==> pepper: inputs <==
==> flow/design.v <==
`timescale 1ns/1ps
module rotation #(
	parameter DSIZE		= 16
)(
	input				clock,
	input				rst_n,
	input [DSIZE-1:0]	idata,
	input [DSIZE-1:0]	comp,
	output[DSIZE-1:0]	odata,
	output				cmp_rel			 
);
reg [DSIZE-1:0]	data_reg;
always@(posedge clock,negedge rst_n)
	if(~rst_n)	data_reg	<= {DSIZE{1'b0}};
	else begin
		if(comp > idata)
				data_reg	<= idata;
		else	data_reg	<= idata - comp;
	end   
reg 			cmp_reg;
always@(posedge clock)
	cmp_reg		<= !(comp > idata);
assign	odata	= data_reg;
assign	cmp_rel	= cmp_reg;
endmodule
`timescale 1ns/1ps
module shift_add #(
	parameter	DSIZE	= 16,
	parameter	SNUM	= 0
)(
	input				clock	,
	input				en		,
	input [DSIZE-1:0]	X       ,
	input [DSIZE-1:0]	Y       ,
	output[DSIZE-1:0]	Z       
);
reg [DSIZE:0]		data;
always@(posedge clock)
	if(en)	data	<= X + (Y>>SNUM);
	else	data	<= X;
assign	Z = data[DSIZE]? {DSIZE{1'b1}} : data[DSIZE-1:0];
endmodule
`timescale 1ns/1ps
module shift_sub #(
	parameter	DSIZE	= 16,
	parameter	SNUM
)(
	input				clock	,
	input				en		,
	input [DSIZE-1:0]	X		,
	input [DSIZE-1:0]	Y		,
	output[DSIZE-1:0]	Z
);
reg [DSIZE:0]	data;
always@(posedge clock)
	if(en)	data	<= X - (Y>>SNUM);
	else	data	<= X;
assign	Z	= data[DSIZE]? {DSIZE{1'b0}} : data[DSIZE-1:0];
endmodule
`timescale 1ns/1ps
module collect_cos #(
	parameter		DSIZE	= 16,
	parameter		SEL		= 16
)(
	input				clock	,
	input				en		,
	input [DSIZE-1:0]	X		,
	output[DSIZE-1:0]	Y
);
localparam		CSIZE	= DSIZE;
localparam		COS_45_000		=  0.7071 * 2**CSIZE,      
                COS_26_565      =  0.8944 * 2**CSIZE,
                COS_14_036      =  0.9701 * 2**CSIZE,
                COS_7_1250      =  0.9923 * 2**CSIZE,
                COS_3_5763      =  0.9981 * 2**CSIZE,
                COS_1_7899      =  0.9995 * 2**CSIZE,
                COS_0_8952      =  0.9999 * 2**CSIZE,
                COS_0_4476      =  1.0000 * 2**CSIZE,
                COS_0_2238      =  1.0000 * 2**CSIZE,
                COS_0_1119      =  1.0000 * 2**CSIZE,
                COS_0_0560      =  1.0000 * 2**CSIZE,
                COS_0_0280      =  1.0000 * 2**CSIZE,
                COS_0_0140      =  1.0000 * 2**CSIZE,
                COS_0_0070      =  1.0000 * 2**CSIZE,
                COS_0_0035      =  1.0000 * 2**CSIZE,
                COS_0_0017      =  1.0000 * 2**CSIZE,
	            COS_0_0009	    =  1.0000 * 2**CSIZE;
wire [CSIZE:0]	cos_cf [16:0]	;
assign	cos_cf[ 0]	= COS_45_000		;
assign	cos_cf[ 1]	= COS_26_565		;
assign	cos_cf[ 2]	= COS_14_036		;
assign	cos_cf[ 3]	= COS_7_1250		;
assign	cos_cf[ 4]	= COS_3_5763		;
assign	cos_cf[ 5]	= COS_1_7899		;
assign	cos_cf[ 6]	= COS_0_8952		;
assign	cos_cf[ 7]	= COS_0_4476		;
assign	cos_cf[ 8]	= COS_0_2238		;
assign	cos_cf[ 9]	= COS_0_1119		;
assign	cos_cf[10]	= COS_0_0560		;
assign	cos_cf[11]	= COS_0_0280		;
assign	cos_cf[12]	= COS_0_0140		;
assign	cos_cf[13]	= COS_0_0070		;
assign	cos_cf[14]	= COS_0_0035		;
assign	cos_cf[15]	= COS_0_0017		;
assign	cos_cf[16]	= COS_0_0009		;
localparam [4:0]	SM = (SEL > 16)? 16 : SEL; 
reg [DSIZE+CSIZE-1:0]		mul_data;
always@(posedge clock)
	case(SM)
	5'd0	: mul_data	<= en? X * cos_cf[ 0]	: X << CSIZE ;
	5'd1    : mul_data	<= en? X * cos_cf[ 1]   : X << CSIZE ;
    5'd2    : mul_data	<= en? X * cos_cf[ 2]   : X << CSIZE ;
    5'd3    : mul_data	<= en? X * cos_cf[ 3]   : X << CSIZE ;
    5'd4    : mul_data	<= en? X * cos_cf[ 4]   : X << CSIZE ;
    5'd5    : mul_data	<= en? X * cos_cf[ 5]   : X << CSIZE ;
    5'd6    : mul_data	<= en? X * cos_cf[ 6]   : X << CSIZE ;
    5'd7    : mul_data	<= en? X * cos_cf[ 7]   : X << CSIZE ;
    5'd8    : mul_data	<= en? X * cos_cf[ 8]   : X << CSIZE ;
    5'd9    : mul_data	<= en? X * cos_cf[ 9]   : X << CSIZE ;
    5'd10   : mul_data	<= en? X * cos_cf[10]   : X << CSIZE ;
    5'd11   : mul_data	<= en? X * cos_cf[11]   : X << CSIZE ;
    5'd12   : mul_data	<= en? X * cos_cf[12]   : X << CSIZE ;
    5'd13   : mul_data	<= en? X * cos_cf[13]   : X << CSIZE ;
    5'd14   : mul_data	<= en? X * cos_cf[14]   : X << CSIZE ;
	5'd15   : mul_data	<= en? X * cos_cf[15]   : X << CSIZE ;
	5'd16   : mul_data	<= en? X * cos_cf[16]   : X << CSIZE ;  
	default : mul_data	<= X << DSIZE;
	endcase
assign	Y = mul_data[CSIZE+DSIZE-1-:DSIZE];
endmodule
`timescale 1ns/1ps
module sin_cos #(
	parameter	ASIZE	=	16,
	parameter	DSIZE	= 	16,
	parameter	RNUM	= 	16
)(
	input				clock 	,
	input [ASIZE-1:0]	angle   ,
	output[DSIZE-1:0]	cos		,
	output[DSIZE-1:0]	sin		
);
localparam	RSIZE	= (RNUM > 16)? 16 : RNUM;
localparam		Angle_45		= 45*2**     (1*ASIZE)	/90,			 
				Angle_26		= 26.5651*2**(1*ASIZE)	/90,       
				Angle_14		= 14.0362*2**(1*ASIZE)	/90,       
				Angle_7			= 7.1250*2** (1*ASIZE)	/90,        
				Angle_3			= 3.5763*2** (1*ASIZE)	/90,        
				Angle_1_7899	= 1.7899*2** (1*ASIZE)	/90,        
				Angle_0_8952	= 0.8952*2** (1*ASIZE)	/90,        
				Angle_0_4476	= 0.4476*2** (1*ASIZE)	/90,        
				Angle_0_2238	= 0.2238*2** (1*ASIZE)	/90,        
				Angle_0_1119	= 0.1119*2** (1*ASIZE)	/90,
				Angle_0_0560	= 0.0560*2** (1*ASIZE)	/90,
				Angle_0_0280	= 0.0280*2** (1*ASIZE)	/90,    	
                Angle_0_0140    = 0.0140*2** (1*ASIZE)	/90,
                Angle_0_0070    = 0.0070*2** (1*ASIZE)	/90,
                Angle_0_0035    = 0.0035*2** (1*ASIZE)	/90,
                Angle_0_0017    = 0.0017*2** (1*ASIZE)	/90,
                Angle_0_0009    = 0.0009*2** (1*ASIZE)	/90;
wire [ASIZE-1:0]	ANGLE [16:0];
assign	ANGLE [ 0]	= Angle_45				;    
assign	ANGLE [ 1]	= Angle_26	            ;
assign	ANGLE [ 2]	= Angle_14	            ;
assign	ANGLE [ 3]	= Angle_7		        ;
assign	ANGLE [ 4]	= Angle_3		        ;
assign	ANGLE [ 5]	= Angle_1_7899          ;
assign	ANGLE [ 6]	= Angle_0_8952          ;
assign	ANGLE [ 7]	= Angle_0_4476          ;
assign	ANGLE [ 8]	= Angle_0_2238          ;
assign	ANGLE [ 9]	= Angle_0_1119          ;
assign	ANGLE [10]	= Angle_0_0560          ;
assign	ANGLE [11]	= Angle_0_0280          ;
assign	ANGLE [12]	= Angle_0_0140          ;
assign	ANGLE [13]	= Angle_0_0070          ;
assign	ANGLE [14]	= Angle_0_0035          ;
assign	ANGLE [15]	= Angle_0_0017          ;
assign	ANGLE [16]	= Angle_0_0009          ;
wire[ASIZE-1:0]		angle_value	[RSIZE-1:0];
wire[ASIZE-1:0]		angle_rotate_result [RSIZE-1:0];	 
reg [RSIZE-1:0]		rotation_occure;
wire[RSIZE-1:0]		shift_en;			
assign	angle_value[0] = angle;
genvar II;
generate
for(II=0;II<RSIZE;II=II+1)begin:LOOP_BLOCK
rotation #(
	.DSIZE			(ASIZE)
)rotation_inst(
	.clock			(clock						),
	.rst_n          (1'b1						),
	.idata          (angle_value[II]			),
	.comp           (ANGLE[II]					),
	.odata          (angle_rotate_result[II]	),
	.cmp_rel		(shift_en[II]				)
);
if(II != (RSIZE-1))begin
assign	angle_value[II+1]	= angle_rotate_result[II];
end
end
endgenerate
wire[DSIZE:0]	xcoords_value 	[RSIZE-1:0];
wire[DSIZE:0]	ycoords_value	[RSIZE-1:0];
wire[DSIZE:0]	x_shift_result [RSIZE-1:0];
wire[DSIZE:0]	y_shift_result [RSIZE-1:0];
assign	xcoords_value[0]	= 1'b1<<DSIZE;
assign	ycoords_value[0]	= {DSIZE{1'b0}};
generate
for (II = 0;II<RSIZE;II=II+1)begin:SHIFT_BLOCK
shift_sub #(
	.DSIZE		(DSIZE+1		),
	.SNUM 		(II				)
)shift_sub_inst(
	.clock		(clock					),
	.en			(shift_en[II]           ),
	.X			(xcoords_value[II]          ),
	.Y			(ycoords_value[II]          ),
	.Z      	(x_shift_result[II]   )
);
shift_add #(
	.DSIZE		(DSIZE+1		),
	.SNUM 		(II				)
)shift_add_inst(
	.clock		(clock					),
	.en			(shift_en[II]           ),
	.X			(ycoords_value[II]          ),
	.Y			(xcoords_value[II]          ),
	.Z      	(y_shift_result[II]   )
);
if(II != (RSIZE-1))begin
assign	ycoords_value[II+1] = y_shift_result[II];
assign	xcoords_value[II+1]	= x_shift_result[II];
end
end
endgenerate
wire[DSIZE-1:0]		cos_coeff [RSIZE-1:0];
wire[DSIZE-1:0]		cos_coeff_result [RSIZE-1:0];
assign	cos_coeff[0]	= {DSIZE{1'b1}};
generate
for(II=0;II<RSIZE;II=II+1)begin:COS_COEFF_BLOCK
collect_cos #(
	.DSIZE			(DSIZE		),
	.SEL			(II			)
)collect_cos_inst(
	.clock			(clock					),
	.en				(shift_en[II]           ),
	.X				(cos_coeff[II]          ),
	.Y      		(cos_coeff_result[II]   )
);
if(II != (RSIZE-1))begin
assign	 cos_coeff[II+1] = cos_coeff_result[II];
end
end
endgenerate
reg [DSIZE+DSIZE:0]		X_reg,Y_reg;
always@(posedge clock)begin
	X_reg	<=  cos_coeff_result[RSIZE-1][DSIZE-1:0] *  x_shift_result[RSIZE-1][DSIZE-:(DSIZE+1)]; 
	Y_reg	<=  cos_coeff_result[RSIZE-1][DSIZE-1:0] *  y_shift_result[RSIZE-1][DSIZE-:(DSIZE+1)]; 
end
assign	cos	= X_reg[DSIZE+DSIZE-1-:DSIZE];
assign	sin	= Y_reg[DSIZE+DSIZE-1-:DSIZE];
endmodule
==> flow/run.sh <==
#!/bin/bash
# the make line also repeats each setting of config.mk as NAME=value (left out here)
make -C /OpenROAD-flow-scripts/flow DESIGN_CONFIG=/design/flow/config.mk WORK_HOME=/design/flow/orfs CLKGATE_MAP_FILE= finish
==> flow/config.mk <==
export PLATFORM = sky130hd
export DESIGN_NAME = sin_cos
export DESIGN_NICKNAME = sin_cos
export VERILOG_FILES = /design/flow/design.v
export SDC_FILE = /design/flow/constraint.sdc
export NUM_CORES = 4
export LEC_CHECK = 0
export CAP_MARGIN = 20
export CORE_ASPECT_RATIO = 0.92
export CORE_MARGIN = 2
export CORE_UTILIZATION = 72
export CTS_CLUSTER_DIAMETER = 170
export MAX_ROUTING_LAYER = met4
export PLACE_DENSITY_LB_ADDON = 0.01
export SETUP_SLACK_MARGIN = 1.69
export SLEW_MARGIN = 0
==> flow/constraint.sdc <==
create_clock -name core_clock -period 5.7 [get_ports {clock}]
set_input_delay 1.1400 -clock core_clock [delete_from_list [all_inputs] [get_ports {clock}]]
set_output_delay 1.1400 -clock core_clock [all_outputs]
set_load 0.01 [all_outputs]
==> harbor (differences from pepper) <==
ABC_AREA = 1   (was default)
CORE_ASPECT_RATIO = default   (was 0.92)
CORE_UTILIZATION = 71   (was 72)
CTS_CLUSTER_DIAMETER = default   (was 170)
CTS_CLUSTER_SIZE = 91   (was default)
MAX_ROUTING_LAYER = default   (was met4)
PLACE_DENSITY_LB_ADDON = default   (was 0.01)
SETUP_SLACK_MARGIN = default   (was 1.69)
SLEW_MARGIN = 20   (was 0)
==> flow/constraint.sdc (replaced) <==
create_clock -name core_clock -period 5.07 [get_ports {clock}]
set_input_delay 1.0140 -clock core_clock [delete_from_list [all_inputs] [get_ports {clock}]]
set_output_delay 1.0140 -clock core_clock [all_outputs]
set_load 0.01 [all_outputs]
==> comparison table <==
quantity                                                                                                      pepper                                            harbor
Largest net degree at the start of global routing                                                                 57                                                49
Total Nets Final                                                                                              10.71k                                            13.69k
Startpoint of the most critical hold path                          COS_COEFF_BLOCK[14].collect_cos_inst.mul_data[29]  COS_COEFF_BLOCK[7].collect_cos_inst.mul_data[18]
Number of antenna violations at the first check in global routing                                                  7                                                 4
Outcome                                                                                              failed layout checks                              failed layout checks
Layout check failures                                                                                   setup timing                                      setup timing
Die Width                                                                                                   349.7 um                                          353.3 um
Fraction of standard cell area that is sequential                                                             21.35%                                            19.20%
Area fraction in mux cells                                                                                    1.703%                                          0.02600%
Reg area                                                                                                 19530 sq um                                       19500 sq um
Sequential-to-total area share from yosys stat                                                                24.54%                                            22.42%
Unique masters post-synth                                                                                         99                                                66
Number of standard cells after synthesis                                                                        8368                                            11.21k
Met1 wire length                                                                                            84020 um                                          92700 um
Relative slew slack                                                                                           34.80%                                            27.23%
